// wrapper
module wrapper #(
    parameter DATA_WIDTH = 32,
    parameter ADDR_WIDTH = 8,
    parameter RESP_WIDTH = 3
)
(
    input s3_axi_aclk,
    input s3_axi_aresetn,
    input [ADDR_WIDTH-1:0] s3_axi_awaddr,
    input s3_axi_awvalid,
    output wire s3_axi_awready,
    input [DATA_WIDTH-1:0] s3_axi_wdata,
    input [DATA_WIDTH/8:0] s3_axi_wstrb,
    input s3_axi_wvalid,
    output wire s3_axi_wready,
    output wire [RESP_WIDTH - 1:0] s3_axi_bresp,
    output wire s3_axi_bvalid,
    input s3_axi_bready,
    input [ADDR_WIDTH-1:0] s3_axi_araddr,
    input s3_axi_arvalid,
    output wire s3_axi_arready,
    output wire [DATA_WIDTH-1:0] s3_axi_rdata,
    output wire [RESP_WIDTH - 1:0] s3_axi_rresp,
    output wire s3_axi_rvalid,
    input s3_axi_rready
);
Size: roughly 6500 cells after synthesis, ~650 flip-flops.
export LEC_CHECK = 0
export CAP_MARGIN = 5
export CORE_MARGIN = 2
export CORE_UTILIZATION = 72
export CTS_CLUSTER_SIZE = 57
export PLACE_DENSITY_LB_ADDON = 0.0
export SETUP_SLACK_MARGIN = -0.49
export SLEW_MARGIN = 20
create_clock -name core_clock -period 6.5 [get_ports {s3_axi_aclk}]
run.sh (not shown) runs the stock make flow with config.mk's settings and CLKGATE_MAP_FILE=.
The baseline finished but failed the layout checks on negative setup slack.
Change:
CAP_MARGIN = 20   (was 5)
CORE_UTILIZATION = 40   (was 72)
CTS_CLUSTER_SIZE = unset   (was 57)
PLACE_DENSITY_LB_ADDON = unset   (was 0.0)
SETUP_SLACK_MARGIN = unset   (was -0.49)
clock period = 10.0 ns   (was 6.5 ns; I/O delays follow)
The changed run went through all stages and came out clean. Flip-flop count stays the same. Clock power drops by about 40%. Worst setup slack improved by 2300 ps.
Change:
CORE_UTILIZATION = 66   (was 40)
SETUP_SLACK_MARGIN = 1.25   (was unset)
clock period = 8.68 ns   (was 10.0 ns; I/O delays follow)
Outcome:
- design area went up by 4.8%
- worst hold slack hardly moves
- total power went up by about 20%
- critical path depth went up by 5
- flip-flop count does not change
- sequential share of layout area went down by 0.71 points
- first-iteration DRC count went up by about 23%
- area after synthesis is unchanged
- count of clock-buffer cells in the layout went down by 1
- via count went up by about 5%
Change:
CORE_UTILIZATION = 59   (was 66)
SETUP_SLACK_MARGIN = unset   (was 1.25)
clock period = 5.22 ns   (was 8.68 ns; I/O delays follow)
=>
- This time the run completed and failed the layout checks on negative setup slack
- sequential power grows by 66%
- power rises by 70%
- clock power went up by 73%
- register-to-register slack is worse by 3300 ps
- setup slack gets worse by 3300 ps
- via count grows by 1.2%
Change:
CORE_UTILIZATION = 40   (was 59)
clock period = 9.39 ns   (was 5.22 ns; I/O delays follow)
The new run went through all stages and came out clean; utilization drops by 28 points; final area came out lower by 9.6%; synthesized cell count is unchanged; clock power falls by 48%; via count decreases by 6.3%; power drops by 46%; maximum frequency drops by 12%; sequential power went down by 44%.

Starting RTL as in the previous note.
Design wrapper, start of the top module:
module wrapper #(
    parameter DATA_WIDTH = 32,
    parameter ADDR_WIDTH = 8,
    parameter RESP_WIDTH = 3
)
(
    input s3_axi_aclk,
    input s3_axi_aresetn,
    input [ADDR_WIDTH-1:0] s3_axi_awaddr,
    input s3_axi_awvalid,
    output wire s3_axi_awready,
    input [DATA_WIDTH-1:0] s3_axi_wdata,
    input [DATA_WIDTH/8:0] s3_axi_wstrb,
    input s3_axi_wvalid,
    output wire s3_axi_wready,
    output wire [RESP_WIDTH - 1:0] s3_axi_bresp,
    output wire s3_axi_bvalid,
    input s3_axi_bready,
    input [ADDR_WIDTH-1:0] s3_axi_araddr,
    input s3_axi_arvalid,
    output wire s3_axi_arready,
    output wire [DATA_WIDTH-1:0] s3_axi_rdata,
    output wire [RESP_WIDTH - 1:0] s3_axi_rresp,
    output wire s3_axi_rvalid,
    input s3_axi_rready
);
export LEC_CHECK = 0
export ABC_AREA = 0
export CAP_MARGIN = 20
export CORE_ASPECT_RATIO = 0.71
export CORE_MARGIN = 2
export CORE_UTILIZATION = 72
export CTS_CLUSTER_DIAMETER = 332
export CTS_CLUSTER_SIZE = 21
export GPL_TIMING_DRIVEN = 1
export MAX_ROUTING_LAYER = met5
export PLACE_DENSITY_LB_ADDON = 0.0
export SETUP_SLACK_MARGIN = 1.96
export SLEW_MARGIN = 20
create_clock -name core_clock -period 6.92 [get_ports {s3_axi_aclk}]
The baseline finished with setup timing left.
Rerun with:
Settings changed: ABC_AREA 0 to not set, CORE_ASPECT_RATIO 0.71 to not set, CTS_CLUSTER_DIAMETER 332 to not set, CTS_CLUSTER_SIZE 21 to 57, GPL_TIMING_DRIVEN 1 to not set, MAX_ROUTING_LAYER met5 to not set, SETUP_SLACK_MARGIN 1.96 to not set.
Clock period 6.92 ns to 7.52 ns, I/O delays scaled along.
Outcome: The new run finished but fails on setup timing. Power grows by 16%. Count of clock-buffer cells in the layout grows by 53. Setup slack is better by 0.81 ns. Maximum frequency grows by 2.7%. Wire length shrinks by 7.5%. Sequential power shrinks by 7.6%. Via count shrinks by about 3%. Worst hold slack hardly moves. Synthesized area stays the same. Die size hardly moves.
Rerun with:
Settings changed: CTS_CLUSTER_SIZE 57 to 74, MAX_ROUTING_LAYER set to met4, SETUP_SLACK_MARGIN set to 2.22.
Clock period 7.52 ns to 7.71 ns, I/O delays scaled along.
The new run ran to the end with violations: setup timing.
Via count grows by 1.4%.
Design area went up by 1.3%.
Synthesized cell count stays the same.
Routed wire length increases by 1.2%.
First-iteration DRC count rises by about 3.4%.
Die area does not change.
Worst setup slack gets better by 0.13 ns.
Core utilization grows by 1.1 points.
Register-to-register slack gets better by 0.13 ns.
Rerun with:
Settings changed: CORE_UTILIZATION 72 to 61, CTS_CLUSTER_SIZE 74 to not set, MAX_ROUTING_LAYER met4 to not set, PLACE_DENSITY_LB_ADDON 0.0 to not set, SETUP_SLACK_MARGIN 2.22 to not set.
Clock period 7.71 ns to 7.3 ns, I/O delays scaled along.
Result: The new run finished but failed the layout checks on setup timing. Via count goes down by 4.4%. Combinational power grows by about 5%. Synthesized area does not change. Utilization drops by 13 points. Clock skew shrinks by 0.024 ns. Cell area grows by 0.38%. Maximum frequency is higher by 0.61%. Sequential power grows by about 6%. Register-to-register slack got worse by 0.36 ns. Clock power is higher by 8.0%.
Power and IR drop assume default switching activity.
